**config.mk**
```make
export PLATFORM = sky130hd
export DESIGN_NAME = pipeline
export DESIGN_NICKNAME = pipeline
export VERILOG_FILES = /design/flow/design.v
export SDC_FILE = /design/flow/constraint.sdc
export NUM_CORES = 4
export LEC_CHECK = 0
export CAP_MARGIN = 20
export CORE_MARGIN = 2
export CORE_UTILIZATION = 40
export SETUP_SLACK_MARGIN = -0.47
export SLEW_MARGIN = 20
```
**constraint.sdc**
```tcl
create_clock -name core_clock -period 5.06 [get_ports {clk}]
set_input_delay 1.0120 -clock core_clock [delete_from_list [all_inputs] [get_ports {clk}]]
set_output_delay 1.0120 -clock core_clock [all_outputs]
set_load 0.01 [all_outputs]
```
**design.v**
```verilog
module cordic_phase_shifter #(parameter DEPTH = 1, LOG2_PHASE_SCALE = 1)(
input clk,
input rst_n,
input signed [8:0] x_in,
input signed [8:0] y_in,
input signed [31:0] p,
output reg signed [8:0] x_out,
output reg signed [8:0] y_out,
output reg signed [31:0] phase_final
);
wire signed [31:0] atan_table [0:30];
   assign atan_table[0]  = 32'b00100000000000000000000000000000; 
   assign atan_table[1]  = 32'b00010010111001000000010100011101; 
   assign atan_table[2]  = 32'b00001001111110110011100001011011; 
   assign atan_table[3]  = 32'b00000101000100010001000111010100; 
   assign atan_table[4]  = 32'b00000010100010110000110101000011;
   assign atan_table[5]  = 32'b00000001010001011101011111100001;
   assign atan_table[6]  = 32'b00000000101000101111011000011110;
   assign atan_table[7]  = 32'b00000000010100010111110001010101;
   assign atan_table[8]  = 32'b00000000001010001011111001010011;
   assign atan_table[9]  = 32'b00000000000101000101111100101110;
   assign atan_table[10] = 32'b00000000000010100010111110011000;
   assign atan_table[11] = 32'b00000000000001010001011111001100;
   assign atan_table[12] = 32'b00000000000000101000101111100110;
   assign atan_table[13] = 32'b00000000000000010100010111110011;
   assign atan_table[14] = 32'b00000000000000001010001011111001;
   assign atan_table[15] = 32'b00000000000000000101000101111101;
   assign atan_table[16] = 32'b00000000000000000010100010111110;
   assign atan_table[17] = 32'b00000000000000000001010001011111;
   assign atan_table[18] = 32'b00000000000000000000101000101111;
   assign atan_table[19] = 32'b00000000000000000000010100011000;
   assign atan_table[20] = 32'b00000000000000000000001010001100;
   assign atan_table[21] = 32'b00000000000000000000000101000110;
   assign atan_table[22] = 32'b00000000000000000000000010100011;
   assign atan_table[23] = 32'b00000000000000000000000001010001;
   assign atan_table[24] = 32'b00000000000000000000000000101000;
   assign atan_table[25] = 32'b00000000000000000000000000010100;
   assign atan_table[26] = 32'b00000000000000000000000000001010;
   assign atan_table[27] = 32'b00000000000000000000000000000101;
   assign atan_table[28] = 32'b00000000000000000000000000000010;
   assign atan_table[29] = 32'b00000000000000000000000000000001;
   assign atan_table[30] = 32'b00000000000000000000000000000000;
reg signed [8:0] next_x_out, next_y_out;
reg signed [31:0] next_phase_final;
wire signed [31:0] atan_val;
always @(posedge clk) begin
    if (!rst_n) begin
        x_out <= x_in;
        y_out <= y_in;
        phase_final <= p;
    end 
    else begin
        x_out <= next_x_out;
        y_out <= next_y_out;
        phase_final <= next_phase_final;
    end
end
localparam [8:0] DEPTH_CASTED = DEPTH[8:0];
assign atan_val = atan_table[DEPTH_CASTED] >>> LOG2_PHASE_SCALE;
always @* begin
    next_x_out = x_in + (y_in >>> DEPTH_CASTED);
    next_y_out = y_in - (x_in >>> DEPTH_CASTED);
    next_phase_final = p + atan_val;
    if (p[31] == 1'b0) begin
        next_x_out = x_in - (y_in >>> DEPTH_CASTED);
        next_y_out = y_in + (x_in >>> DEPTH_CASTED);
        next_phase_final = p - atan_val;
    end
end
endmodule
module pipeline(
input clk,
input rst_n,
input signed [8:0] x_in,
input signed [8:0] y_in,
input signed [31:0] phase_in,
input in_valid,
output signed [8:0] x_out,
output signed [8:0] y_out,
output signed [31:0] phase_out,
output out_valid
);
    wire signed [8:0] x_stage [0:31];
    wire signed [8:0] y_stage [0:31];
    wire signed [31:0] phase_stage [0:31];
    assign x_stage[0] = x_in;
    assign y_stage[0] = y_in;
    assign phase_stage[0] = phase_in;
genvar i;
generate
        for (i = 0; i < 31; i = i + 1) begin : cordic_stages
            cordic_phase_shifter #(
                .DEPTH(i),
                .LOG2_PHASE_SCALE(0)
            ) stage_inst (
                .clk(clk),
                .rst_n(rst_n),
                .x_in(x_stage[i]),
                .y_in(y_stage[i]),
                .p(phase_stage[i]),
                .x_out(x_stage[i+1]),
                .y_out(y_stage[i+1]),
                .phase_final(phase_stage[i+1])
            );
        end
endgenerate
    reg [30:0] valid_stage;
    always @(posedge clk) begin
        if (!rst_n)
            valid_stage <= 31'd0;
        else
            valid_stage <= {valid_stage[29:0], in_valid};
    end
    assign out_valid = valid_stage[30];
    assign x_out = x_stage[31];
    assign y_out = y_stage[31];
    assign phase_out = phase_stage[31];
endmodule
```
**run.sh**
```bash
#!/bin/bash
# the make line also repeats each setting of config.mk as NAME=value (left out here)
make -C /OpenROAD-flow-scripts/flow DESIGN_CONFIG=/design/flow/config.mk WORK_HOME=/design/flow/orfs CLKGATE_MAP_FILE= finish
```
==> flow_metrics.py, run 1 <==
# Synthesis and PnR figures
metrics = {
    "status": {
        "status": "complete, no violations",
    },
    "final_timing": {
        "slew_headroom_pct": 23.07,
        "setup-violations-final": 0,
        "tightest_slew_ps": 1154,
        "tns_ps": 0,
        "whs_ps": 319.6,
        "slew_viol_final": 0,
        "finalCriticalPeriod_ps": 4002,
        "grt_setup_unrepaired": "no",
        "timing.fmax_ghz": 0.2499,
        "hold_violations": 0,
        "clock-skew-final_ps": 77.31,
        "timing.final.crit_share_pct": 79.10,
    },
    "critical_path": {
        "worstSetupStartpoint": "cordic_stages[21].stage_inst.phase_final[31]",
        "critPathRequiredTime_ps": 5760,
        "startpoint_type": "flip-flop",
        "cp_max_fo": 17,
        "end_kind": "flip-flop",
        "max_stage_delay_ps": 530,
        "reg2reg_depth": 13,
        "critPathArrivalTime_ps": 4700,
        "critPathKind": "flip-flop to flip-flop",
        "reg2reg_from": "cordic_stages[21].stage_inst.phase_final[31]",
        "cp.buffers_inverters": 2,
        "path_depth": 13,
        "reg2reg_slack_ps": 1060,
        "worst_path_max_delay_cell": "inv_1",
        "cp-endpoint": "cordic_stages[22].stage_inst.phase_final[29]",
        "worstReg2RegEnd": "cordic_stages[22].stage_inst.phase_final[29]",
        "cpLargestDelayFamily": "AND-OR/OR-AND gates",
        "crit_chain": "inv_1 -> buf_4 -> ha_1 -> and2_1 -> or2_2 -> nor2_1 -> o211ai_1 -> a41oi_1 -> o21ai_0 -> a41oi_1 -> o21ai_0 -> xor2_1 -> mux2_2",
    },
    "finish": {
        "fillers": 26460,
        "fin_nets": 13580,
        "regArea_sq_um": 31650,
        "logic_area_sq_um": 74970,
        "syn_to_final_growth_pct": 10.24,
    },
    "synth": {
        "ys_sh_xor_pct": 9.839,
        "synth-async-reset-ratio_pct": 0,
        "yosys_warnings": 32,
        "yosys_area_sq_um": 110100,
        "ys_ff": 1581,
        "mux_share_pct": 10.91,
        "synth.cellmix.compoundShare_pct": 19.87,
        "simple_gate_share_pct": 10.12,
        "syn_area_per_cell_sq_um": 9.146,
        "synth.most_common_cell": "dfxtp_1",
        "synth.top_cell.area_share_pct": 28.74,
        "ys_cells": 12040,
        "ff_type": "dfxtp_1",
        "common_cells": "dfxtp_1 (1581), ha_1 (1378), a21oi_1 (1094)",
        "area_leaders": "dfxtp_1 (29%), ha_1 (16%), mux2_2 (10%)",
        "synth.logic.top_family": "AND-OR/OR-AND gates",
        "syn-cell-area_sq_um": 110100,
        "synthDistinctLibCells": 97,
        "floorplan.nets": 13560,
        "synth_area_leader_cell": "dfxtp_1",
        "ys_seq_share_pct": 28.74,
        "adder_share_pct": 17.35,
        "syn-instance-count": 12040,
        "synth-edff-count": 0,
    },
    "routing": {
        "wl_microns": 248400,
        "wl_per_cell_microns": 15.73,
        "drtIter0Drc": 4287,
        "drcViolationCount": 0,
        "ant_nets": 0,
        "via_per_inst": 5.268,
        "first_pass_iters": 7,
        "via_count": 83170,
    },
    "placed_design": {
        "gp_congestion": 0.8538,
        "port_buffers": 103,
        "post-dp-hpwl_microns": 185500,
    },
    "cts": {
        "cts_buffer_depth": 4,
        "post_cts_buffers": 0,
        "numCtsBuffers": 187,
        "worstSkewPairLatency_ps": 870,
        "postCtsHoldBufs": 0,
        "htree_levels": 4,
        "cts_tree": "built",
        "cts.sinks": 1581,
        "clkSlewWorstSetupHoldPaths_ps": 60,
        "cts-resized-gates": 0,
        "root_buffer": "clkbuf_16",
    },
    "die": {
        "die.size.y_microns": 528.7,
        "io_pins": 104,
        "die_width_microns": 528.7,
        "initCoreUtil_pct": 40.24,
        "design.core.area_sq_um": 273600,
        "chipArea_sq_um": 279500,
        "rows": 192,
    },
    "global_route": {
        "grt_pass1_wl_microns": 411200,
        "grtUsageTotal_pct": 17.30,
        "first_global_vias": 81170,
        "grt_max_degree": 192,
        "antenna_found_initial": 6,
        "grt_overflow": 0,
    },
    "hold_path": {
        "min_to": "cordic_stages[28].stage_inst.phase_final[0]",
        "hp-class": "flip-flop to flip-flop",
        "hold_start": "cordic_stages[27].stage_inst.phase_final[0]",
        "worstHoldPathCells": 0,
    },
    "run": {
        "cap_viol_max_count": 0,
        "warning_count": 59,
    },
}
-- final cells by class --
type	instances	area share (%)
clock buffer	249	4.310
tap	3589	3.699
inverter	581	1.803
timing repair buffer	174	1.457
antenna	1	0.002061
multi-input combinational	9529	61.76
clock inverter	84	0.8947
sequential	1581	26.07
-- per-stage QoR --
stage	util, %	setup WS, ps	cells	instance area, sq um
after floorplan	-	952.1	12040	110100
after global placement	42.05	1143	15450	115100
after detailed placement	42.05	1110	15450	115100
after CTS	44.36	1097	15790	121400
after global routing	44.36	697.7	15790	121400
final	44.36	1058	15790	121400
-- per-layer routing --
layer	track usage (%)	share of wire, %
met1	23.87	50
met2	28.99	45
met3	1.880	2.9
met4	3.527	1.9
met5	0	0
==> run 2, diff against run 1 <==
Settings changed: CORE_UTILIZATION 40 to 72, CTS_CLUSTER_SIZE from default to 100, SETUP_SLACK_MARGIN -0.47 to default.
Clock period 5.06 ns to 4.35 ns, I/O delays scaled along.
==> run 2 against run 1 <==
Utilization rose by 34 points. Sequential share of layout area up 0.41 points. Global-route usage up 15 points. Worst setup slack got worse by 850 ps. Cell area down 1.5%. Final cell count decreased by 9.8%. Via count up 5.9%. Synthesized area stayed put. Routed wire length increased by 5.1%. Highest routed layer is now met5.
==> flow_metrics.py, run 2 <==
# Synthesis and PnR figures
metrics = {
    "status": {
        "status": "complete, no violations",
    },
    "cts": {
        "root_buffer": "clkbuf_16",
        "post_cts_buffers": 0,
        "numCtsBuffers": 174,
        "htree_levels": 4,
        "postCtsHoldBufs": 0,
        "cts-resized-gates": 0,
        "cts.sinks": 1581,
        "cts_buffer_depth": 3,
        "cts_tree": "built",
        "worstSkewPairLatency_ps": 820,
        "clkSlewWorstSetupHoldPaths_ps": 60,
    },
    "final_timing": {
        "tns_ps": 0,
        "hold_violations": 0,
        "tightest_slew_ps": 855.5,
        "timing.final.crit_share_pct": 95.21,
        "clock-skew-final_ps": 32.32,
        "timing.fmax_ghz": 0.2414,
        "slew_headroom_pct": 41.49,
        "finalCriticalPeriod_ps": 4142,
        "slew_viol_final": 0,
        "setup-violations-final": 0,
        "grt_setup_unrepaired": "no",
    },
    "synth": {
        "syn-cell-area_sq_um": 110100,
        "common_cells": "dfxtp_1 (1581), ha_1 (1378), a21oi_1 (1094)",
        "floorplan.nets": 13560,
        "synth.logic.top_family": "AND-OR/OR-AND gates",
        "area_leaders": "dfxtp_1 (29%), ha_1 (16%), mux2_2 (10%)",
        "mux_share_pct": 10.91,
        "ys_cells": 12040,
        "synth-async-reset-ratio_pct": 0,
        "synth.cellmix.compoundShare_pct": 19.87,
        "syn-instance-count": 12040,
        "synth.top_cell.area_share_pct": 28.74,
        "ys_ff": 1581,
        "syn_area_per_cell_sq_um": 9.146,
        "synth.most_common_cell": "dfxtp_1",
        "synth-edff-count": 0,
        "ff_type": "dfxtp_1",
        "synthDistinctLibCells": 97,
        "synth_area_leader_cell": "dfxtp_1",
        "yosys_warnings": 32,
        "yosys_area_sq_um": 110100,
        "ys_sh_xor_pct": 9.839,
        "simple_gate_share_pct": 10.12,
        "ys_seq_share_pct": 28.74,
        "adder_share_pct": 17.35,
    },
    "global_route": {
        "grtUsageTotal_pct": 32.29,
        "grt.busiest_layer": "met2",
        "grt_overflow": 0,
        "antenna_found_initial": 10,
        "first_global_vias": 87110,
        "grt_max_degree": 145,
        "use_met3_pct": 3.992,
        "grt_pass1_wl_microns": 427700,
        "grt_use_met1_pct": 43.42,
        "use_met2_pct": 54.39,
    },
    "die": {
        "die_width_microns": 395.1,
        "io_pins": 104,
        "chipArea_sq_um": 156100,
        "design.core.area_sq_um": 151900,
        "initCoreUtil_pct": 72.49,
        "rows": 143,
        "die.size.y_microns": 395.1,
    },
    "routing": {
        "wl_microns": 260900,
        "drtIter0Drc": 5522,
        "ant_nets": 0,
        "first_pass_iters": 7,
        "wl_per_cell_microns": 18.32,
        "via_per_inst": 6.181,
        "via_count": 88050,
        "drcViolationCount": 0,
    },
    "critical_path": {
        "cp.buffers_inverters": 2,
        "critPathKind": "flip-flop to flip-flop",
        "startpoint_type": "flip-flop",
        "reg2reg_depth": 13,
        "max_stage_delay_ps": 800,
        "cp_max_fo": 25,
        "reg2reg_slack_ps": 210,
        "critPathArrivalTime_ps": 4830,
        "path_depth": 13,
        "end_kind": "flip-flop",
        "critPathRequiredTime_ps": 5040,
        "crit_chain": "inv_1 -> buf_4 -> ha_1 -> a21oi_1 -> nor2b_1 -> nor4_1 -> o31a_1 -> a31oi_1 -> a211o_1 -> a41oi_1 -> o21ai_0 -> xor2_1 -> mux2_2",
        "cp-endpoint": "cordic_stages[20].stage_inst.phase_final[30]",
        "cpLargestDelayFamily": "AND-OR/OR-AND gates",
        "worst_path_max_delay_cell": "dfxtp_1",
        "reg2reg_from": "cordic_stages[19].stage_inst.phase_final[31]",
        "worstSetupStartpoint": "cordic_stages[19].stage_inst.phase_final[31]",
        "worstReg2RegEnd": "cordic_stages[20].stage_inst.phase_final[30]",
    },
    "run": {
        "warning_count": 64,
        "cap_viol_max_count": 0,
    },
    "finish": {
        "syn_to_final_growth_pct": 8.541,
        "fin_nets": 13590,
    },
    "hold_path": {
        "min_to": "cordic_stages[30].stage_inst.phase_final[6]",
        "hold_start": "cordic_stages[29].stage_inst.phase_final[6]",
        "worstHoldPathCells": 0,
        "hp-class": "flip-flop to flip-flop",
    },
    "placed_design": {
        "port_buffers": 103,
        "post-dp-hpwl_microns": 192800,
        "gp_congestion": 0.9245,
    },
}
run 2: area by class of cell:
type / count / area (sq um)
multi-input combinational: 9529 / 74970
fill: 10180 / 32390
sequential: 1581 / 31650
clock buffer: 229 / 4912
tap: 2030 / 2540
inverter: 581 / 2188
timing repair buffer: 200 / 1927
clock inverter: 95 / 1323
antenna: 1 / 2.502
run 2: stage by stage:
step                      util (%)  cell area [sq um]  hold slack [ps]  std cells  worst slack (ps)
final                        78.68             119500            313.3      14250             208.2
after detailed placement     74.57             113300            312.1      13920             340.2
after global routing         78.68             119500            315.8      14250             12.38
after global placement       74.57             113300            310.6      13920             397.5
after CTS                    78.68             119500            307.2      14250             308.1
after floorplan                  -             110100            309.6      12040             242.1
run 2: layer usage:
layer	vias up	part of all wire (%)
met5	-	0.016
met4	6	2.4
met3	475	5.1
met2	2169	47
met1	41950	46
li1	43450	-
==> run 3, diff against run 2 <==
Settings changed: CORE_UTILIZATION 72 to 40, CTS_CLUSTER_SIZE 100 to default.
Clock period 4.35 ns to 5.06 ns, I/O delays scaled along.
==> run 3 against run 2 <==
Still clean. Non-clock buffer count decreased by 26. Clock skew rose by 45 ps. Final cell count is 11% higher. First-iteration DRC count fell by 22%. Fmax grew 3.5%. Utilization down 34 points. Worst setup slack gained 850 ps. Sequential share of layout area decreased by 0.41 points. Routed wire length decreased by 4.8%. Critical path type unchanged. Largest cell class unchanged. Highest routed layer is now met4.
==> flow_metrics.py, run 3 <==
# Synthesis and PnR figures
metrics = {
    "status": {
        "status": "complete, no violations",
    },
    "routing": {
        "first_pass_iters": 7,
        "via_count": 83170,
        "drcViolationCount": 0,
        "wl_per_cell_microns": 15.73,
        "ant_nets": 0,
        "via_per_inst": 5.268,
        "wl_microns": 248400,
        "drtIter0Drc": 4287,
    },
    "critical_path": {
        "end_kind": "flip-flop",
        "worstReg2RegEnd": "cordic_stages[22].stage_inst.phase_final[29]",
        "cpLargestDelayFamily": "AND-OR/OR-AND gates",
        "critPathRequiredTime_ps": 5760,
        "reg2reg_from": "cordic_stages[21].stage_inst.phase_final[31]",
        "critPathKind": "flip-flop to flip-flop",
        "cp-endpoint": "cordic_stages[22].stage_inst.phase_final[29]",
        "reg2reg_slack_ps": 1060,
        "cp.buffers_inverters": 2,
        "worstSetupStartpoint": "cordic_stages[21].stage_inst.phase_final[31]",
        "cp_max_fo": 17,
        "critPathArrivalTime_ps": 4700,
        "max_stage_delay_ps": 530,
        "crit_chain": "inv_1 -> buf_4 -> ha_1 -> and2_1 -> or2_2 -> nor2_1 -> o211ai_1 -> a41oi_1 -> o21ai_0 -> a41oi_1 -> o21ai_0 -> xor2_1 -> mux2_2",
        "worst_path_max_delay_cell": "inv_1",
        "path_depth": 13,
        "startpoint_type": "flip-flop",
        "reg2reg_depth": 13,
    },
    "synth": {
        "ys_sh_xor_pct": 9.839,
        "floorplan.nets": 13560,
        "synth-edff-count": 0,
        "syn-instance-count": 12040,
        "simple_gate_share_pct": 10.12,
        "synth.logic.top_family": "AND-OR/OR-AND gates",
        "adder_share_pct": 17.35,
        "synth-async-reset-ratio_pct": 0,
        "common_cells": "dfxtp_1 (1581), ha_1 (1378), a21oi_1 (1094)",
        "synth.most_common_cell": "dfxtp_1",
        "yosys_area_sq_um": 110100,
        "synth_area_leader_cell": "dfxtp_1",
        "syn_area_per_cell_sq_um": 9.146,
        "ys_ff": 1581,
        "syn-cell-area_sq_um": 110100,
        "ys_cells": 12040,
        "mux_share_pct": 10.91,
        "synthDistinctLibCells": 97,
        "yosys_warnings": 32,
        "synth.cellmix.compoundShare_pct": 19.87,
        "area_leaders": "dfxtp_1 (29%), ha_1 (16%), mux2_2 (10%)",
        "ff_type": "dfxtp_1",
        "ys_seq_share_pct": 28.74,
        "synth.top_cell.area_share_pct": 28.74,
    },
    "final_timing": {
        "timing.fmax_ghz": 0.2499,
        "tns_ps": 0,
        "slew_viol_final": 0,
        "timing.final.crit_share_pct": 79.10,
        "tightest_slew_ps": 1154,
        "slew_headroom_pct": 23.07,
        "grt_setup_unrepaired": "no",
        "setup-violations-final": 0,
        "clock-skew-final_ps": 77.31,
        "finalCriticalPeriod_ps": 4002,
        "hold_violations": 0,
    },
    "cts": {
        "numCtsBuffers": 187,
        "cts.sinks": 1581,
        "htree_levels": 4,
        "cts-resized-gates": 0,
        "postCtsHoldBufs": 0,
        "cts_tree": "built",
        "root_buffer": "clkbuf_16",
        "post_cts_buffers": 0,
        "worstSkewPairLatency_ps": 870,
        "clkSlewWorstSetupHoldPaths_ps": 60,
        "cts_buffer_depth": 4,
    },
    "die": {
        "die_width_microns": 528.7,
        "io_pins": 104,
        "initCoreUtil_pct": 40.24,
        "die.size.y_microns": 528.7,
        "design.core.area_sq_um": 273600,
        "rows": 192,
        "chipArea_sq_um": 279500,
    },
    "finish": {
        "fin_nets": 13580,
        "regArea_sq_um": 31650,
        "fillers": 26460,
        "stdcell_count": 15790,
        "syn_to_final_growth_pct": 10.24,
        "logic_area_sq_um": 74970,
    },
    "global_route": {
        "grt_max_degree": 192,
        "grtUsageTotal_pct": 17.30,
        "antenna_found_initial": 6,
        "grt_use_met1_pct": 23.87,
        "use_met3_pct": 1.880,
        "use_met2_pct": 28.99,
        "first_global_vias": 81170,
        "grt_pass1_wl_microns": 411200,
        "grt_overflow": 0,
        "grt.busiest_layer": "met2",
    },
    "run": {
        "cap_viol_max_count": 0,
        "warning_count": 59,
    },
    "placed_design": {
        "port_buffers": 103,
        "placed_cells": 15450,
        "gp_congestion": 0.8538,
        "post-dp-hpwl_microns": 185500,
    },
    "hold_path": {
        "min_to": "cordic_stages[28].stage_inst.phase_final[0]",
        "worstHoldPathCells": 0,
        "hp-class": "flip-flop to flip-flop",
        "hold_start": "cordic_stages[27].stage_inst.phase_final[0]",
    },
}
==> run 3: through the flow <==
step | worst slack, ps | util (%) | hold WS, ps | instance area [sq um]
4_1_cts | 1097 | 44.36 | 316.9 | 121400
2_1_floorplan | 952.1 | - | 309.6 | 110100
6_report | 1058 | 44.36 | 319.6 | 121400
5_1_grt | 697.7 | 44.36 | 330.6 | 121400
3_5_place_dp | 1110 | 42.05 | 312.1 | 115100
3_3_place_gp | 1143 | 42.05 | 310.5 | 115100
==> run 3: cell type report <==
class                   count  area share (%)
inverters                 581           1.803
clock inverters            84          0.8947
flip-flops and latches   1581           26.07
well taps                3589           3.699
clock buffers             249           4.310
multi-input cells        9529           61.76
repair buffers            174           1.457
diodes                      1        0.002061
==> run 3: layer usage <==
metal  vias to the layer above  share of wire, %
li1                      43470                 -
met1                     38370                50
met2                      1017                45
met3                       314               2.9
met4                         0               1.9
met5                         -                 0
==> run 4, diff against run 3 <==
Settings changed: CAP_MARGIN 20 to 5, CORE_ASPECT_RATIO from default to 0.98, CORE_UTILIZATION 40 to 72, CTS_CLUSTER_DIAMETER from default to 106, CTS_CLUSTER_SIZE from default to 28, GPL_ROUTABILITY_DRIVEN from default to 0, SETUP_SLACK_MARGIN from default to 0.48.
Clock period 5.06 ns to 3.14 ns, I/O delays scaled along.
==> run 4 against run 3 <==
Now fails the layout checks on setup timing. Sequential share of layout area down 1.9 points. Routed wire length up 21%. Worst setup slack worse by 1500 ps. Critical endpoint is now cordic_stages[26].stage_inst.phase_final[22]. Largest cell class unchanged. Highest routed layer is now met5.
==> flow_metrics.py, run 4 <==
# Synthesis and PnR figures
metrics = {
    "synth": {
        "synth-async-reset-ratio_pct": 0,
        "area_leaders": "dfxtp_1 (29%), ha_1 (16%), mux2_2 (10%)",
        "synth.most_common_cell": "dfxtp_1",
        "synth.logic.top_family": "AND-OR/OR-AND gates",
        "ys_seq_share_pct": 28.74,
        "synth.top_cell.area_share_pct": 28.74,
        "mux_share_pct": 10.91,
        "syn-instance-count": 12040,
        "simple_gate_share_pct": 10.12,
        "floorplan.nets": 13560,
        "synthDistinctLibCells": 97,
        "yosys_area_sq_um": 110100,
        "yosys_warnings": 32,
        "ff_type": "dfxtp_1",
        "syn_area_per_cell_sq_um": 9.146,
        "synth-edff-count": 0,
        "synth_area_leader_cell": "dfxtp_1",
        "ys_ff": 1581,
        "common_cells": "dfxtp_1 (1581), ha_1 (1378), a21oi_1 (1094)",
        "syn-cell-area_sq_um": 110100,
        "ys_cells": 12040,
        "synth.cellmix.compoundShare_pct": 19.87,
        "adder_share_pct": 17.35,
        "ys_sh_xor_pct": 9.839,
    },
    "placed_design": {
        "post-dp-hpwl_microns": 194900,
        "port_buffers": 103,
        "postPlaceCellArea_sq_um": 118700,
    },
    "run": {
        "warning_count": 53,
        "cap_viol_max_count": 0,
    },
    "finish": {
        "fillers": 8071,
        "final_area_sq_um": 131400,
        "logic_area_sq_um": 83190,
        "syn_to_final_growth_pct": 19.35,
        "fin_nets": 14320,
        "regArea_sq_um": 31810,
    },
    "final_timing": {
        "tightest_slew_ps": 780.6,
        "timing.fmax_ghz": 0.2813,
        "grt_setup_unrepaired": "yes",
        "whs_ps": 325.3,
        "finalCriticalPeriod_ps": 3556,
        "timing.final.crit_share_pct": 113.2,
        "setup-violations-final": 50,
        "clock-skew-final_ps": 38.67,
        "slew_viol_final": 0,
        "worst_slack_ps": -415.5,
        "hold_violations": 0,
        "slew_headroom_pct": 47.96,
        "tns_ps": -4196,
    },
    "critical_path": {
        "critPathKind": "flip-flop to flip-flop",
        "critPathRequiredTime_ps": 3800,
        "worst_path_max_delay_cell": "o211ai_1",
        "reg2reg_depth": 15,
        "reg2reg_from": "cordic_stages[25].stage_inst.phase_final[31]",
        "worstReg2RegEnd": "cordic_stages[26].stage_inst.phase_final[22]",
        "cp-endpoint": "cordic_stages[26].stage_inst.phase_final[22]",
        "crit_chain": "clkinvlp_4 -> buf_6 -> buf_6 -> buf_6 -> ha_4 -> o21a_1 -> o21ai_0 -> o211ai_1 -> a31oi_4 -> o21ai_4 -> buf_6 -> a21o_1 -> a21oi_2 -> xnor2_1 -> mux2_2",
        "cp.buffers_inverters": 5,
        "path_depth": 15,
        "max_stage_delay_ps": 670,
        "end_kind": "flip-flop",
        "cp_common_cell": "buf_6",
        "cp_max_fo": 7,
        "startpoint_type": "flip-flop",
        "reg2reg_slack_ps": -420,
        "cpLargestDelayFamily": "AND-OR/OR-AND gates",
        "worstSetupStartpoint": "cordic_stages[25].stage_inst.phase_final[31]",
        "critPathArrivalTime_ps": 4220,
    },
    "cts": {
        "cts_tree": "built",
        "clkSlewWorstSetupHoldPaths_ps": 120,
        "worstSkewPairLatency_ps": 760,
        "numCtsBuffers": 67,
        "cts_buffer_depth": 3,
        "cts.sinks": 1581,
        "root_buffer": "clkbuf_16",
        "htree_levels": 3,
    },
    "status": {
        "so_faults": "setup timing",
        "status": "finished with violations",
    },
    "global_route": {
        "antenna_found_initial": 4,
        "grt_pass1_wl_microns": 445500,
        "grtUsageTotal_pct": 33.68,
        "grt_max_degree": 119,
        "first_global_vias": 91920,
        "grt_overflow": 0,
    },
    "hold_path": {
        "hp-class": "input port to flip-flop",
        "worstHoldPathCells": 1,
        "hold_start": "phase_in[7]",
        "min_to": "cordic_stages[0].stage_inst.phase_final[7]",
    },
    "routing": {
        "via_count": 95080,
        "wl_per_cell_microns": 20.30,
        "ant_nets": 0,
        "drtIter0Drc": 7511,
        "wl_microns": 301300,
        "via_per_inst": 6.405,
        "drcViolationCount": 0,
        "first_pass_iters": 8,
        "diodes": 0,
    },
    "die": {
        "initCoreUtil_pct": 72.23,
        "io_pins": 104,
        "die.size.y_microns": 391.1,
        "die_width_microns": 399.0,
        "design.core.area_sq_um": 152400,
        "chipArea_sq_um": 156100,
        "rows": 142,
    },
}
-- run 4: layout make-up --
cell class | count | share of cell area [%]
multi-input cells | 9529 | 63.30
flip-flops and latches | 1581 | 24.21
repair buffers | 1037 | 7.337
well taps | 2016 | 1.919
inverters | 581 | 1.760
clock buffers | 89 | 1.362
clock inverters | 11 | 0.08950
repair inverters | 2 | 0.01809
-- run 4: layer usage --
metal | vias up | part of all wire (%) | global-route usage, % | wire length [microns]
li1 | 44850 | - | - | -
met1 | 45450 | 41 | 42.41 | 123000
met2 | 3646 | 49 | 59.40 | 147400
met3 | 1132 | 5.8 | 3.734 | 17350
met4 | 4 | 4.5 | 11.77 | 13480
met5 | - | 0.0070 | 0 | 21
-- run 4: through the flow --
| step | std cells | util, % | setup WS (ps) |
|---|---|---|---|
| floorplan | 12040 | - | -316.3 |
| global placement | 14260 | 77.87 | -274.3 |
| detailed placement | 14260 | 77.87 | -254.1 |
| CTS | 14620 | 82.76 | 1.832 |
| global route | 14850 | 86.21 | -428.8 |
| finish | 14850 | 86.21 | -415.5 |
-- run 4: what timing repair did --
action,CTS,global route
pin swaps,357,532
hold endpoints to repair,0,0
setup buffers,256,218
endpoints found under the setup margin,561,709
gates cloned,13,4
hold buffers,0,0
gates resized,614,811
==> run 5, diff against run 4 <==
Settings changed: CAP_MARGIN 5 to 15, CORE_ASPECT_RATIO 0.98 to default, CTS_CLUSTER_DIAMETER 106 to 215, CTS_CLUSTER_SIZE 28 to default, GPL_ROUTABILITY_DRIVEN 0 to default, HOLD_SLACK_MARGIN from default to -0.08, SETUP_SLACK_MARGIN 0.48 to 0.69, SLEW_MARGIN 20 to 5.
Clock period 3.14 ns to 2.91 ns, I/O delays scaled along.
==> run 5 against run 4 <==
The run now fails in global routing. Synthesized area unchanged. Synthesized cell count unchanged. Die size about the same.
==> flow_metrics.py, run 5 <==
# Flow results
metrics = {
    "synth": {
        "ys_cells": 12040,
        "syn_area_per_cell_sq_um": 9.146,
        "synth.cellmix.compoundShare_pct": 19.87,
        "synth.most_common_cell": "dfxtp_1",
        "simple_gate_share_pct": 10.12,
        "synth-edff-count": 0,
        "synthDistinctLibCells": 97,
        "area_leaders": "dfxtp_1 (29%), ha_1 (16%), mux2_2 (10%)",
        "synth-async-reset-ratio_pct": 0,
        "ff_type": "dfxtp_1",
        "ys_sh_xor_pct": 9.839,
        "floorplan.nets": 13560,
        "synth.top_cell.area_share_pct": 28.74,
        "ys_seq_share_pct": 28.74,
        "syn-instance-count": 12040,
        "yosys_area_sq_um": 110100,
        "mux_share_pct": 10.91,
        "synth_area_leader_cell": "dfxtp_1",
        "common_cells": "dfxtp_1 (1581), ha_1 (1378), a21oi_1 (1094)",
        "adder_share_pct": 17.35,
        "ys_ff": 1581,
        "syn-cell-area_sq_um": 110100,
        "synth.logic.top_family": "AND-OR/OR-AND gates",
        "yosys_warnings": 32,
    },
    "cts": {
        "root_buffer": "clkbuf_16",
        "postCtsHoldBufs": 0,
        "cts.sinks": 1581,
        "cts_buffer_depth": 3,
        "htree_levels": 4,
        "numCtsBuffers": 172,
    },
    "die": {
        "initCoreUtil_pct": 72.49,
        "chipArea_sq_um": 156100,
        "io_pins": 104,
        "design.core.area_sq_um": 151900,
        "die_width_microns": 395.1,
        "rows": 143,
        "die.size.y_microns": 395.1,
    },
    "placed_design": {
        "port_buffers": 103,
        "post-dp-hpwl_microns": 216500,
        "postPlaceCellArea_sq_um": 125500,
        "dpl_worst_slack_ps": -782.3,
        "gp_congestion": 0.9683,
    },
    "global_route": {
        "grtUsageTotal_pct": 84.21,
        "grt_overflow": 888,
    },
    "status": {
        "firstError": "[ERROR GRT-0232] Routing congestion too high. Check the congestion heatmap in the GUI.",
        "lastStage": "global routing",
        "status": "aborted with a tool error",
    },
}
==> run 5: routing by layer <==
metal	overflow	global-route usage, %
met2	414	97.90
met4	332	87.92
met1	64	81.83
met3	72	72.16
met5	6	50.89
==> run 5: repair_timing <==
action,4_1_cts
endpoints found under the setup margin,988
resized,926
endpoints found under the hold margin,0
gates cloned,7
pin swaps,551
buffers inserted,316
==> run 5: per-stage QoR <==
step / hold WS (ps) / util [%] / cells
floorplan: 309.6 / - / 12040
global placement: 313.1 / 82.60 / 15040
detailed placement: 312.1 / 82.60 / 15040
CTS: 162.7 / 91.31 / 15680
==> run 6, diff against run 5 <==
Settings changed: CAP_MARGIN 15 to 20, CORE_UTILIZATION 72 to 40, CTS_CLUSTER_DIAMETER 215 to default, HOLD_SLACK_MARGIN -0.08 to default, SETUP_SLACK_MARGIN 0.69 to default, SLEW_MARGIN 5 to 20.
Clock period 2.91 ns to 10.0 ns, I/O delays scaled along.
==> run 6 against run 5 <==
Now clean on timing, DRC and antenna. Synthesized cell count is the same. Die size increased by 79%. Synthesized area did not move.
==> flow_metrics.py, run 6 <==
# Synthesis and PnR figures
metrics = {
    "status": {
        "status": "complete, no violations",
    },
    "synth": {
        "ff_type": "dfxtp_1",
        "synth_area_leader_cell": "dfxtp_1",
        "syn-cell-area_sq_um": 110100,
        "synth.cellmix.compoundShare_pct": 19.87,
        "simple_gate_share_pct": 10.12,
        "synth.logic.top_family": "AND-OR/OR-AND gates",
        "area_leaders": "dfxtp_1 (29%), ha_1 (16%), mux2_2 (10%)",
        "ys_ff": 1581,
        "ys_cells": 12040,
        "synth.top_cell.area_share_pct": 28.74,
        "adder_share_pct": 17.35,
        "common_cells": "dfxtp_1 (1581), ha_1 (1378), a21oi_1 (1094)",
        "syn_area_per_cell_sq_um": 9.146,
        "floorplan.nets": 13560,
        "yosys_warnings": 32,
        "ys_sh_xor_pct": 9.839,
        "synth-edff-count": 0,
        "ys_seq_share_pct": 28.74,
        "syn-instance-count": 12040,
        "mux_share_pct": 10.91,
        "synth.most_common_cell": "dfxtp_1",
        "synth-async-reset-ratio_pct": 0,
        "synthDistinctLibCells": 97,
        "yosys_area_sq_um": 110100,
    },
    "global_route": {
        "grtUsageTotal_pct": 16.91,
        "grt_overflow": 0,
        "grt_pass1_wl_microns": 404600,
        "grt_max_degree": 208,
        "antenna_found_initial": 7,
        "first_global_vias": 81330,
    },
    "critical_path": {
        "startpoint_type": "flip-flop",
        "cp_max_fo": 29,
        "cp.buffers_inverters": 1,
        "cp_common_cell": "o21ai_0",
        "critPathRequiredTime_ps": 10760,
        "crit_chain": "clkinv_1 -> ha_1 -> nor2b_1 -> o21ai_0 -> a2111o_1 -> a31oi_1 -> o211ai_1 -> a21oi_1 -> o21ai_0 -> a21oi_1 -> o21ai_0 -> a31o_2",
        "reg2reg_slack_ps": 5090,
        "worst_path_max_delay_cell": "clkinv_1",
        "end_kind": "flip-flop",
        "worstSetupStartpoint": "cordic_stages[22].stage_inst.phase_final[31]",
        "max_stage_delay_ps": 940,
        "worstReg2RegEnd": "cordic_stages[23].stage_inst.phase_final[26]",
        "critPathKind": "flip-flop to flip-flop",
        "reg2reg_from": "cordic_stages[22].stage_inst.phase_final[31]",
        "cpLargestDelayFamily": "AND-OR/OR-AND gates",
        "critPathArrivalTime_ps": 5660,
        "reg2reg_depth": 12,
        "path_depth": 12,
        "cp-endpoint": "cordic_stages[23].stage_inst.phase_final[26]",
    },
    "routing": {
        "via_per_inst": 5.283,
        "drcViolationCount": 0,
        "first_pass_iters": 6,
        "wl_microns": 240600,
        "drtIter0Drc": 4125,
        "ant_nets": 0,
        "via_count": 83290,
        "wl_per_cell_microns": 15.26,
    },
    "final_timing": {
        "tightest_slew_ps": 1088,
        "finalCriticalPeriod_ps": 4906,
        "grt_setup_unrepaired": "no",
        "tns_ps": 0,
        "hold_violations": 0,
        "setup-violations-final": 0,
        "slew_viol_final": 0,
        "clock-skew-final_ps": 69.49,
        "timing.fmax_ghz": 0.2038,
        "timing.final.crit_share_pct": 49.06,
        "slew_headroom_pct": 27.04,
    },
    "die": {
        "chipArea_sq_um": 279500,
        "rows": 192,
        "die_width_microns": 528.7,
        "io_pins": 104,
        "design.core.area_sq_um": 273600,
        "initCoreUtil_pct": 40.24,
        "die.size.y_microns": 528.7,
    },
    "cts": {
        "root_buffer": "clkbuf_16",
        "worstSkewPairLatency_ps": 870,
        "postCtsHoldBufs": 0,
        "cts.sinks": 1581,
        "cts_tree": "built",
        "post_cts_buffers": 0,
        "clkSlewWorstSetupHoldPaths_ps": 60,
        "htree_levels": 4,
        "cts-resized-gates": 0,
        "numCtsBuffers": 190,
        "cts_buffer_depth": 4,
    },
    "finish": {
        "fin_nets": 13560,
        "stdcell_count": 15770,
        "syn_to_final_growth_pct": 9.952,
        "fillers": 26510,
        "post-route-util_pct": 44.25,
    },
    "placed_design": {
        "gp_congestion": 0.8507,
        "port_buffers": 103,
        "post-dp-hpwl_microns": 179100,
        "placed_cells": 15430,
    },
    "hold_path": {
        "hold_start": "cordic_stages[29].stage_inst.phase_final[29]",
        "min_to": "cordic_stages[30].stage_inst.phase_final[29]",
        "hp-class": "flip-flop to flip-flop",
        "worstHoldPathCells": 0,
    },
    "run": {
        "warning_count": 61,
        "cap_viol_max_count": 0,
    },
}
## run 6: cell type report
class,instances,area [sq um],share of cell area (%)
Clock buffer,264,5434,4.488
Antenna cell,1,2.502,0.002067
Timing Repair Buffer,152,1491,1.232
Sequential cell,1581,31650,26.14
Clock inverter,69,839.6,0.6935
Tap cell,3589,4491,3.709
Inverter,581,2188,1.808
Multi-Input combinational cell,9529,74970,61.92
## run 6: metrics by stage
step	cell area, sq um	worst slack, ps	hold WS [ps]
CTS	121100	5514	325.7
floorplan	110100	5892	309.6
detailed placement	114800	4757	312.1
global route	121100	4828	329.5
global placement	114800	4730	311.2
finish	121100	5094	320.7
## run 6: layer usage
metal	global-route usage (%)	wire length, microns
met1	22.93	117600
met2	28.16	108500
met3	2.310	8870
met4	4.111	5597
met5	0	20
==> run 7, diff against run 6 <==
Settings changed: CAP_MARGIN 20 to 15, CORE_UTILIZATION 40 to 72, CTS_CLUSTER_DIAMETER from default to 215, HOLD_SLACK_MARGIN from default to -0.08, SETUP_SLACK_MARGIN from default to -0.23.
Clock period 10.0 ns to 2.91 ns, I/O delays scaled along.
==> run 7 against run 6 <==
Now fails the layout checks on setup timing. First-iteration DRC count is 89% higher. Utilization is 44 points higher. Fmax up 45%. Highest routed layer unchanged.
==> flow_metrics.py, run 7 <==
# Synthesis and PnR figures
metrics = {
    "critical_path": {
        "worstSetupStartpoint": "cordic_stages[8].stage_inst.phase_final[31]",
        "max_stage_delay_ps": 550,
        "critPathRequiredTime_ps": 3630,
        "worst_path_max_delay_cell": "or4_4",
        "cp_common_cell": "a21oi_4",
        "cp-endpoint": "cordic_stages[9].stage_inst.phase_final[31]",
        "crit_chain": "clkinvlp_4 -> ha_4 -> or4_4 -> a21oi_4 -> o21ai_4 -> a21oi_4 -> nor4_4 -> or3_1 -> a31o_2 -> a2111oi_4 -> a221o_1",
        "worstReg2RegEnd": "cordic_stages[9].stage_inst.phase_final[31]",
        "reg2reg_from": "cordic_stages[8].stage_inst.phase_final[31]",
        "critPathArrivalTime_ps": 4110,
        "reg2reg_slack_ps": -480,
        "cp_max_fo": 6,
        "cpLargestDelayFamily": "AND-OR/OR-AND gates",
        "startpoint_type": "flip-flop",
        "path_depth": 11,
        "end_kind": "flip-flop",
        "cp.buffers_inverters": 1,
        "critPathKind": "flip-flop to flip-flop",
        "reg2reg_depth": 11,
    },
    "routing": {
        "drtIter0Drc": 7777,
        "drcViolationCount": 0,
        "first_pass_iters": 7,
        "via_per_inst": 6.380,
        "ant_nets": 0,
        "wl_per_cell_microns": 20.73,
        "wl_microns": 323900,
        "via_count": 99660,
    },
    "die": {
        "die_width_microns": 395.1,
        "chipArea_sq_um": 156100,
        "design.core.area_sq_um": 151900,
        "rows": 143,
        "die.size.y_microns": 395.1,
        "initCoreUtil_pct": 72.49,
        "io_pins": 104,
    },
    "final_timing": {
        "slew_headroom_pct": 29.34,
        "finalCriticalPeriod_ps": 3392,
        "tightest_slew_ps": 1051,
        "grt_setup_unrepaired": "yes",
        "timing.fmax_ghz": 0.2948,
        "worst_slack_ps": -482.5,
        "timing.final.crit_share_pct": 116.6,
        "hold_violations": 0,
        "slew_viol_final": 0,
        "setup-violations-final": 342,
        "clock-skew-final_ps": 36.18,
    },
    "cts": {
        "cts_tree": "built",
        "clkSlewWorstSetupHoldPaths_ps": 60,
        "postCtsHoldBufs": 0,
        "worstSkewPairLatency_ps": 820,
        "cts.sinks": 1581,
        "numCtsBuffers": 170,
        "root_buffer": "clkbuf_16",
        "cts_buffer_depth": 3,
        "htree_levels": 4,
    },
    "synth": {
        "yosys_area_sq_um": 110100,
        "common_cells": "dfxtp_1 (1581), ha_1 (1378), a21oi_1 (1094)",
        "ys_cells": 12040,
        "ys_seq_share_pct": 28.74,
        "synthDistinctLibCells": 97,
        "syn-instance-count": 12040,
        "ff_type": "dfxtp_1",
        "mux_share_pct": 10.91,
        "syn_area_per_cell_sq_um": 9.146,
        "ys_sh_xor_pct": 9.839,
        "synth.logic.top_family": "AND-OR/OR-AND gates",
        "synth.top_cell.area_share_pct": 28.74,
        "area_leaders": "dfxtp_1 (29%), ha_1 (16%), mux2_2 (10%)",
        "synth-edff-count": 0,
        "synth_area_leader_cell": "dfxtp_1",
        "synth.most_common_cell": "dfxtp_1",
        "yosys_warnings": 32,
        "adder_share_pct": 17.35,
        "simple_gate_share_pct": 10.12,
        "syn-cell-area_sq_um": 110100,
        "synth.cellmix.compoundShare_pct": 19.87,
        "ys_ff": 1581,
        "floorplan.nets": 13560,
        "synth-async-reset-ratio_pct": 0,
    },
    "global_route": {
        "grt_pass1_wl_microns": 494400,
        "grt_overflow": 0,
        "antenna_found_initial": 10,
        "grt_max_degree": 163,
        "grtUsageTotal_pct": 37.49,
        "first_global_vias": 100500,
    },
    "finish": {
        "syn_to_final_growth_pct": 21.90,
        "post-route-util_pct": 88.36,
        "fin_nets": 14970,
        "final_area_sq_um": 134200,
    },
    "hold_path": {
        "min_to": "cordic_stages[0].stage_inst.phase_final[22]",
        "worstHoldPathCells": 1,
        "hold_start": "phase_in[22]",
        "hp-class": "input port to flip-flop",
    },
    "status": {
        "status": "finished with violations",
        "so_faults": "setup timing",
    },
    "placed_design": {
        "gp_congestion": 0.9508,
        "port_buffers": 103,
        "post-dp-hpwl_microns": 214700,
        "postPlaceCellArea_sq_um": 124800,
    },
    "run": {
        "warning_count": 61,
        "cap_viol_max_count": 0,
    },
}
run 7: repair_timing:
action                                  4_1_cts  5_1_grt
buffers inserted                             25       81
cloned                                        0        2
pin swaps                                    59      254
endpoints found under the setup margin      120      274
gates resized                               115      471
run 7: stage by stage:
step | worst slack (ps) | hold slack [ps] | setup TNS [ps] | instances
floorplan | -546.4 | 309.6 | -45670 | 12040
global placement | -452.3 | 311.2 | -29490 | 15210
detailed placement | -456.7 | 312.1 | -46370 | 15210
CTS | -264.2 | 178.1 | -39320 | 15550
global route | -558.4 | 197.5 | -87890 | 15620
finish | -482.5 | 212.1 | -40790 | 15620
run 7: layer usage:
layer	up-vias	global-route usage, %	part of all wire, %
li1	46260	-	-
met1	47480	44.05	39
met2	4356	67.01	49
met3	1559	4.972	5.7
met4	6	18.16	6.0
met5	-	0	0.013
run 7: layout make-up:
type	instances	area, sq um
clock inverter	80	1124
multi-input combinational	9529	78930
timing repair buffer	1580	12700
fill	7283	17680
sequential	1581	31760
clock buffer	236	4877
inverter	581	2288
antenna	4	10.01
tap	2030	2540
==> run 8, diff against run 7 <==
Settings changed: CAP_MARGIN 15 to 20, CORE_UTILIZATION 72 to 37, CTS_CLUSTER_DIAMETER 215 to default, HOLD_SLACK_MARGIN -0.08 to default, SETUP_SLACK_MARGIN -0.23 to default.
Clock period 2.91 ns to 10.7 ns, I/O delays scaled along.
==> run 8 against run 7 <==
The run now finishes clean. Highest routed layer unchanged. Routed wire length is 25% lower. Critical path type unchanged. Global-route usage is 22 points lower. Clock-buffer cell count is 20 higher. Register-to-register slack better by 6400 ps. Worst setup slack better by 6400 ps. Sequential share of layout area is 2.4 points higher. Sequential cell count stayed put. Fmax is 29% lower. Critical path depth is 1 higher. Worst hold slack better by 78 ps. Clock skew is 30 ps higher.
==> flow_metrics.py, run 8 <==
# Synthesis and PnR figures
metrics = {
    "synth": {
        "synth.most_common_cell": "dfxtp_1",
        "floorplan.nets": 13560,
        "common_cells": "dfxtp_1 (1581), ha_1 (1378), a21oi_1 (1094)",
        "area_leaders": "dfxtp_1 (29%), ha_1 (16%), mux2_2 (10%)",
        "ys_sh_xor_pct": 9.839,
        "syn-cell-area_sq_um": 110100,
        "ys_ff": 1581,
        "mux_share_pct": 10.91,
        "synth.logic.top_family": "AND-OR/OR-AND gates",
        "synth-edff-count": 0,
        "syn_area_per_cell_sq_um": 9.146,
        "yosys_area_sq_um": 110100,
        "ys_seq_share_pct": 28.74,
        "adder_share_pct": 17.35,
        "synth.top_cell.area_share_pct": 28.74,
        "synth-async-reset-ratio_pct": 0,
        "ys_cells": 12040,
        "ff_type": "dfxtp_1",
        "simple_gate_share_pct": 10.12,
        "synth_area_leader_cell": "dfxtp_1",
        "yosys_warnings": 32,
        "syn-instance-count": 12040,
        "synth.cellmix.compoundShare_pct": 19.87,
        "synthDistinctLibCells": 97,
    },
    "hold_path": {
        "worstHoldPathCells": 0,
        "hp-class": "flip-flop to flip-flop",
        "hold_start": "cordic_stages[20].stage_inst.phase_final[0]",
        "min_to": "cordic_stages[21].stage_inst.phase_final[0]",
    },
    "cts": {
        "cts_tree": "built",
        "root_buffer": "clkbuf_16",
        "cts-resized-gates": 0,
        "htree_levels": 4,
        "cts.sinks": 1581,
        "post_cts_buffers": 0,
        "clkSlewWorstSetupHoldPaths_ps": 60,
        "numCtsBuffers": 188,
        "postCtsHoldBufs": 0,
        "worstSkewPairLatency_ps": 870,
        "cts_buffer_depth": 4,
    },
    "run": {
        "warning_count": 77,
        "cap_viol_max_count": 0,
    },
    "critical_path": {
        "end_kind": "flip-flop",
        "startpoint_type": "flip-flop",
        "reg2reg_slack_ps": 5930,
        "reg2reg_depth": 12,
        "cp-endpoint": "cordic_stages[26].stage_inst.phase_final[26]",
        "critPathKind": "flip-flop to flip-flop",
        "cp.buffers_inverters": 1,
        "reg2reg_from": "cordic_stages[25].stage_inst.phase_final[31]",
        "cpLargestDelayFamily": "AND-OR/OR-AND gates",
        "critPathArrivalTime_ps": 5520,
        "worst_path_max_delay_cell": "dfxtp_1",
        "max_stage_delay_ps": 680,
        "cp_common_cell": "a21o_1",
        "crit_chain": "inv_1 -> ha_1 -> a21o_1 -> a21o_1 -> a2111oi_2 -> o211ai_1 -> a31oi_1 -> o21ai_1 -> a2111oi_0 -> nor2_1 -> xor2_1 -> mux2_2",
        "path_depth": 12,
        "worstSetupStartpoint": "cordic_stages[25].stage_inst.phase_final[31]",
        "worstReg2RegEnd": "cordic_stages[26].stage_inst.phase_final[26]",
        "critPathRequiredTime_ps": 11450,
        "cp_max_fo": 29,
    },
    "die": {
        "io_pins": 104,
        "initCoreUtil_pct": 37.13,
        "die_width_microns": 549.5,
        "design.core.area_sq_um": 296500,
        "die.size.y_microns": 549.5,
        "chipArea_sq_um": 302000,
        "rows": 200,
    },
    "final_timing": {
        "grt_setup_unrepaired": "no",
        "tightest_slew_ps": 1073,
        "slew_headroom_pct": 28.48,
        "timing.fmax_ghz": 0.2096,
        "hold_violations": 0,
        "worst_slack_ps": 5929,
        "timing.final.crit_share_pct": 44.59,
        "finalCriticalPeriod_ps": 4771,
        "clock-skew-final_ps": 66.22,
        "slew_viol_final": 0,
        "setup-violations-final": 0,
        "tns_ps": 0,
    },
    "global_route": {
        "grtUsageTotal_pct": 15.76,
        "grt_overflow": 0,
        "grt_max_degree": 212,
        "first_global_vias": 80170,
        "antenna_found_initial": 9,
        "grt_pass1_wl_microns": 405200,
    },
    "placed_design": {
        "port_buffers": 103,
        "dpl_worst_slack_ps": 5643,
        "post-dp-hpwl_microns": 180000,
        "postPlaceCellArea_sq_um": 115200,
        "gp_congestion": 0.8444,
    },
    "routing": {
        "first_pass_iters": 7,
        "drcViolationCount": 0,
        "ant_nets": 0,
        "wl_per_cell_microns": 15.14,
        "drtIter0Drc": 4188,
        "via_count": 83350,
        "via_per_inst": 5.178,
        "wl_microns": 243700,
    },
    "finish": {
        "post-route-util_pct": 40.95,
        "fin_nets": 13550,
        "syn_to_final_growth_pct": 10.27,
        "fillers": 29340,
        "final_area_sq_um": 121400,
    },
    "status": {
        "status": "complete, no violations",
    },
}
## run 8: layout make-up
| cell class | count | area, sq um | share of cell area [%] |
|---|---|---|---|
| clock inverter | 66 | 854.6 | 0.7038 |
| timing repair buffer | 142 | 1474 | 1.214 |
| inverter | 581 | 2188 | 1.802 |
| multi-input combinational | 9529 | 74970 | 61.74 |
| clock buffer | 256 | 5351 | 4.407 |
| tap | 3939 | 4928 | 4.059 |
| antenna | 2 | 5.005 | 0.004122 |
| sequential | 1581 | 31650 | 26.07 |
## run 8: layer usage
metal	up-vias	GRT usage (%)	routed length, microns
li1	43470	-	-
met1	38380	21.74	120500
met2	1134	25.78	108300
met3	362	2.205	9127
met4	4	3.778	5732
met5	-	0	27
## run 8: stage by stage
stage,instances,hold WS [ps]
finish,16100,290.2
global route,16100,308.5
CTS,16090,288.8
detailed placement,15770,312.1
global placement,15770,310.3
floorplan,12040,309.6
==> run 9, diff against run 8 <==
Settings changed: CAP_MARGIN 20 to 15, CORE_UTILIZATION 37 to 72.
Clock period 10.7 ns to 3.85 ns, I/O delays scaled along.
==> run 9 against run 8 <==
Clock-buffer cell count shrank 16. Worst hold slack gained 16 ps. Worst setup slack lost 5800 ps. Die size shrank 48%. Critical path depth shrank 1. Sequential share of layout area grew 0.41 points. Register-to-register slack lost 5800 ps. Utilization grew 38 points. First-iteration DRC count grew 64%. Highest routed layer unchanged.
==> flow_metrics.py, run 9 <==
# Synthesis and PnR figures
metrics = {
    "status": {
        "status": "complete, no violations",
    },
    "synth": {
        "mux_share_pct": 10.91,
        "synth.most_common_cell": "dfxtp_1",
        "area_leaders": "dfxtp_1 (29%), ha_1 (16%), mux2_2 (10%)",
        "syn_area_per_cell_sq_um": 9.146,
        "yosys_warnings": 32,
        "synth-edff-count": 0,
        "synth.logic.top_family": "AND-OR/OR-AND gates",
        "ff_type": "dfxtp_1",
        "ys_seq_share_pct": 28.74,
        "floorplan.nets": 13560,
        "common_cells": "dfxtp_1 (1581), ha_1 (1378), a21oi_1 (1094)",
        "synth_area_leader_cell": "dfxtp_1",
        "syn-instance-count": 12040,
        "synth-async-reset-ratio_pct": 0,
        "synth.top_cell.area_share_pct": 28.74,
        "adder_share_pct": 17.35,
        "syn-cell-area_sq_um": 110100,
        "ys_ff": 1581,
        "synth.cellmix.compoundShare_pct": 19.87,
        "ys_cells": 12040,
        "synthDistinctLibCells": 97,
        "simple_gate_share_pct": 10.12,
        "yosys_area_sq_um": 110100,
        "ys_sh_xor_pct": 9.839,
    },
    "critical_path": {
        "cp-endpoint": "cordic_stages[7].stage_inst.phase_final[31]",
        "worstReg2RegEnd": "cordic_stages[7].stage_inst.phase_final[31]",
        "critPathArrivalTime_ps": 4370,
        "critPathKind": "flip-flop to flip-flop",
        "reg2reg_from": "cordic_stages[6].stage_inst.phase_final[31]",
        "end_kind": "flip-flop",
        "reg2reg_depth": 11,
        "worst_path_max_delay_cell": "o41ai_2",
        "cpLargestDelayFamily": "AND-OR/OR-AND gates",
        "path_depth": 11,
        "cp_max_fo": 15,
        "reg2reg_slack_ps": 120,
        "crit_chain": "buf_4 -> ha_1 -> a21o_1 -> a211oi_2 -> o31ai_1 -> o21ai_0 -> a21oi_1 -> o41a_1 -> a31o_2 -> and2_1 -> o41ai_2",
        "cp.buffers_inverters": 1,
        "max_stage_delay_ps": 470,
        "critPathRequiredTime_ps": 4490,
        "startpoint_type": "flip-flop",
        "worstSetupStartpoint": "cordic_stages[6].stage_inst.phase_final[31]",
    },
    "final_timing": {
        "whs_ps": 306.5,
        "timing.fmax_ghz": 0.2683,
        "slew_headroom_pct": 37.10,
        "timing.final.crit_share_pct": 96.81,
        "hold_violations": 0,
        "setup-violations-final": 0,
        "finalCriticalPeriod_ps": 3727,
        "tightest_slew_ps": 943.5,
        "slew_viol_final": 0,
        "tns_ps": 0,
        "clock-skew-final_ps": 37.04,
    },
    "cts": {
        "root_buffer": "clkbuf_16",
        "cts.sinks": 1581,
        "worstSkewPairLatency_ps": 800,
        "clkSlewWorstSetupHoldPaths_ps": 60,
        "cts_tree": "built",
        "htree_levels": 4,
        "cts_buffer_depth": 3,
        "numCtsBuffers": 171,
    },
    "hold_path": {
        "hp-class": "flip-flop to flip-flop",
        "min_to": "cordic_stages[11].stage_inst.phase_final[0]",
        "hold_start": "cordic_stages[10].stage_inst.phase_final[0]",
        "worstHoldPathCells": 0,
    },
    "routing": {
        "wl_per_cell_microns": 18.48,
        "via_count": 88480,
        "drcViolationCount": 0,
        "drtIter0Drc": 6879,
        "via_per_inst": 6.204,
        "wl_microns": 263500,
        "ant_nets": 0,
        "first_pass_iters": 6,
    },
    "global_route": {
        "grt_max_degree": 164,
        "grt_pass1_wl_microns": 429700,
        "antenna_found_initial": 8,
        "grt_overflow": 0,
        "grtUsageTotal_pct": 32.58,
        "first_global_vias": 86720,
    },
    "finish": {
        "fin_nets": 13610,
        "syn_to_final_growth_pct": 8.596,
        "post-route-util_pct": 78.72,
    },
    "die": {
        "chipArea_sq_um": 156100,
        "die.size.y_microns": 395.1,
        "rows": 143,
        "io_pins": 104,
        "die_width_microns": 395.1,
        "initCoreUtil_pct": 72.49,
        "design.core.area_sq_um": 151900,
    },
    "placed_design": {
        "port_buffers": 103,
        "gp_congestion": 0.9382,
        "post-dp-hpwl_microns": 195300,
    },
    "run": {
        "warning_count": 76,
        "cap_viol_max_count": 0,
    },
}
==> run 9: what timing repair did <==
action,in CTS,in global routing
hold buffers,0,0
gates resized,1,16
setup buffers,0,2
endpoints found under the setup margin,1,25
gates cloned,0,0
==> run 9: per-stage QoR <==
step                      instance area, sq um  std cells  setup slack [ps]
after floorplan                         110100      12040             43.33
after global placement                  113500      13940             86.55
after detailed placement                113500      13940             31.24
after CTS                               119500      14250             72.12
after global routing                    119600      14260            -13.18
final                                   119600      14260             122.9
==> run 9: area by class of cell <==
cell class,count,area (sq um)
inverters,581,2200
well taps,2030,2540
clock buffers,240,4980
flip-flops and latches,1581,31660
multi-input cells,9529,75050
clock inverters,78,996.0
repair buffers,217,2142
fillers,10250,32330
diodes,6,15.01
==> run 9: routing by layer <==
layer | track usage, % | vias to the layer above | wire length (microns)
met5 | 0 | - | 27
met1 | 44.27 | 42000 | 119700
met3 | 5.021 | 493 | 16450
met2 | 53.77 | 2444 | 120800
li1 | - | 43540 | -
met4 | 8.738 | 4 | 6460
==> run 10, diff against run 9 <==
Settings changed: CAP_MARGIN 15 to 20, CORE_UTILIZATION 72 to 23, SETUP_SLACK_MARGIN from default to -0.24.
Clock period 3.85 ns to 4.63 ns, I/O delays scaled along.
==> run 10 against run 9 <==
Still clean. Die size rose to 3.1 times the previous value. Critical path depth up 1. Synthesized area is the same. Cell area is 4.3% higher. Register-to-register slack improved by 510 ps. Clock-buffer cell count is 5 higher. Non-clock buffer count decreased by 26. Utilization fell by 53 points. Via count decreased by 5.1%. Critical endpoint is now cordic_stages[27].stage_inst.phase_final[31]. Highest routed layer unchanged.
==> flow_metrics.py, run 10 <==
# Synthesis and PnR figures
metrics = {
    "status": {
        "status": "complete, no violations",
    },
    "critical_path": {
        "cp-endpoint": "cordic_stages[27].stage_inst.phase_final[31]",
        "reg2reg_from": "cordic_stages[26].stage_inst.phase_final[31]",
        "critPathArrivalTime_ps": 4660,
        "critPathRequiredTime_ps": 5300,
        "reg2reg_depth": 12,
        "crit_chain": "inv_1 -> buf_4 -> ha_1 -> a21oi_1 -> nand2b_1 -> a21oi_1 -> o21a_1 -> o21ai_0 -> o2111ai_1 -> nand3_1 -> and3_1 -> o41ai_1",
        "path_depth": 12,
        "cp.buffers_inverters": 2,
        "end_kind": "flip-flop",
        "worstReg2RegEnd": "cordic_stages[27].stage_inst.phase_final[31]",
        "max_stage_delay_ps": 620,
        "reg2reg_slack_ps": 640,
        "worstSetupStartpoint": "cordic_stages[26].stage_inst.phase_final[31]",
        "critPathKind": "flip-flop to flip-flop",
        "cp_max_fo": 22,
        "cpLargestDelayFamily": "AND-OR/OR-AND gates",
    },
    "cts": {
        "root_buffer": "clkbuf_16",
        "cts-resized-gates": 0,
        "numCtsBuffers": 176,
        "cts_buffer_depth": 4,
        "htree_levels": 4,
        "cts.sinks": 1581,
        "worstSkewPairLatency_ps": 850,
        "cts_tree": "built",
        "post_cts_buffers": 0,
        "postCtsHoldBufs": 0,
    },
    "routing": {
        "drtIter0Drc": 4251,
        "ant_nets": 0,
        "via_count": 83960,
        "wl_per_cell_microns": 13.60,
        "via_per_inst": 4.515,
        "first_pass_iters": 6,
        "drcViolationCount": 0,
        "wl_microns": 253000,
    },
    "synth": {
        "common_cells": "dfxtp_1 (1581), ha_1 (1378), a21oi_1 (1094)",
        "adder_share_pct": 17.35,
        "synth_area_leader_cell": "dfxtp_1",
        "floorplan.nets": 13560,
        "area_leaders": "dfxtp_1 (29%), ha_1 (16%), mux2_2 (10%)",
        "synth.most_common_cell": "dfxtp_1",
        "ff_type": "dfxtp_1",
        "yosys_area_sq_um": 110100,
        "syn-cell-area_sq_um": 110100,
        "synth-edff-count": 0,
        "synth.logic.top_family": "AND-OR/OR-AND gates",
        "simple_gate_share_pct": 10.12,
        "synth-async-reset-ratio_pct": 0,
        "syn_area_per_cell_sq_um": 9.146,
        "ys_ff": 1581,
        "mux_share_pct": 10.91,
        "synthDistinctLibCells": 97,
        "ys_cells": 12040,
        "yosys_warnings": 32,
        "synth.cellmix.compoundShare_pct": 19.87,
        "ys_seq_share_pct": 28.74,
        "synth.top_cell.area_share_pct": 28.74,
    },
    "global_route": {
        "first_global_vias": 82770,
        "antenna_found_initial": 3,
        "grt_max_degree": 147,
        "grt_overflow": 0,
    },
    "die": {
        "die_width_microns": 695.9,
        "chipArea_sq_um": 484300,
        "io_pins": 104,
        "initCoreUtil_pct": 23.05,
        "die.size.y_microns": 695.9,
        "rows": 254,
        "design.core.area_sq_um": 477700,
    },
    "final_timing": {
        "hold_violations": 0,
        "slew_viol_final": 0,
        "setup-violations-final": 0,
        "timing.fmax_ghz": 0.2504,
        "slew_headroom_pct": 41.65,
        "finalCriticalPeriod_ps": 3993,
        "whs_ps": 306.3,
        "tightest_slew_ps": 875.3,
        "tns_ps": 0,
    },
    "run": {
        "warning_count": 62,
        "cap_viol_max_count": 0,
    },
    "finish": {
        "logic_area_sq_um": 74970,
        "syn_to_final_growth_pct": 13.28,
        "stdcell_count": 18600,
        "fillers": 50710,
        "regArea_sq_um": 31650,
        "fin_nets": 13580,
    },
    "placed_design": {
        "placed_cells": 18280,
        "port_buffers": 103,
        "gp_congestion": 0.8426,
    },
    "hold_path": {
        "worstHoldPathCells": 0,
        "min_to": "cordic_stages[9].stage_inst.phase_final[0]",
        "hold_start": "cordic_stages[8].stage_inst.phase_final[0]",
    },
}
==> run 10: layout make-up <==
class | count | share of cell area [%]
Sequential cell | 1581 | 25.37
Clock buffer | 245 | 4.102
Timing Repair Buffer | 191 | 1.521
Multi-Input combinational cell | 9529 | 60.10
Antenna cell | 2 | 0.004012
Tap cell | 6400 | 6.420
Clock inverter | 67 | 0.7212
Inverter | 581 | 1.754
==> run 10: routing by layer <==
metal,routed length [microns],track usage [%]
met5,13,0
met2,119700,17.79
met4,5767,2.355
met1,119400,13.04
met3,8117,1.281
==> run 10: metrics by stage <==
| stage | area, sq um | util (%) | setup WS (ps) |
|---|---|---|---|
| floorplan | 110100 | - | 522.1 |
| detailed placement | 118700 | 24.85 | 647.4 |
| finish | 124700 | 26.11 | 636.7 |
| global placement | 118700 | 24.85 | 585.1 |
| CTS | 124700 | 26.11 | 602.5 |
| global route | 124700 | 26.11 | 243.8 |
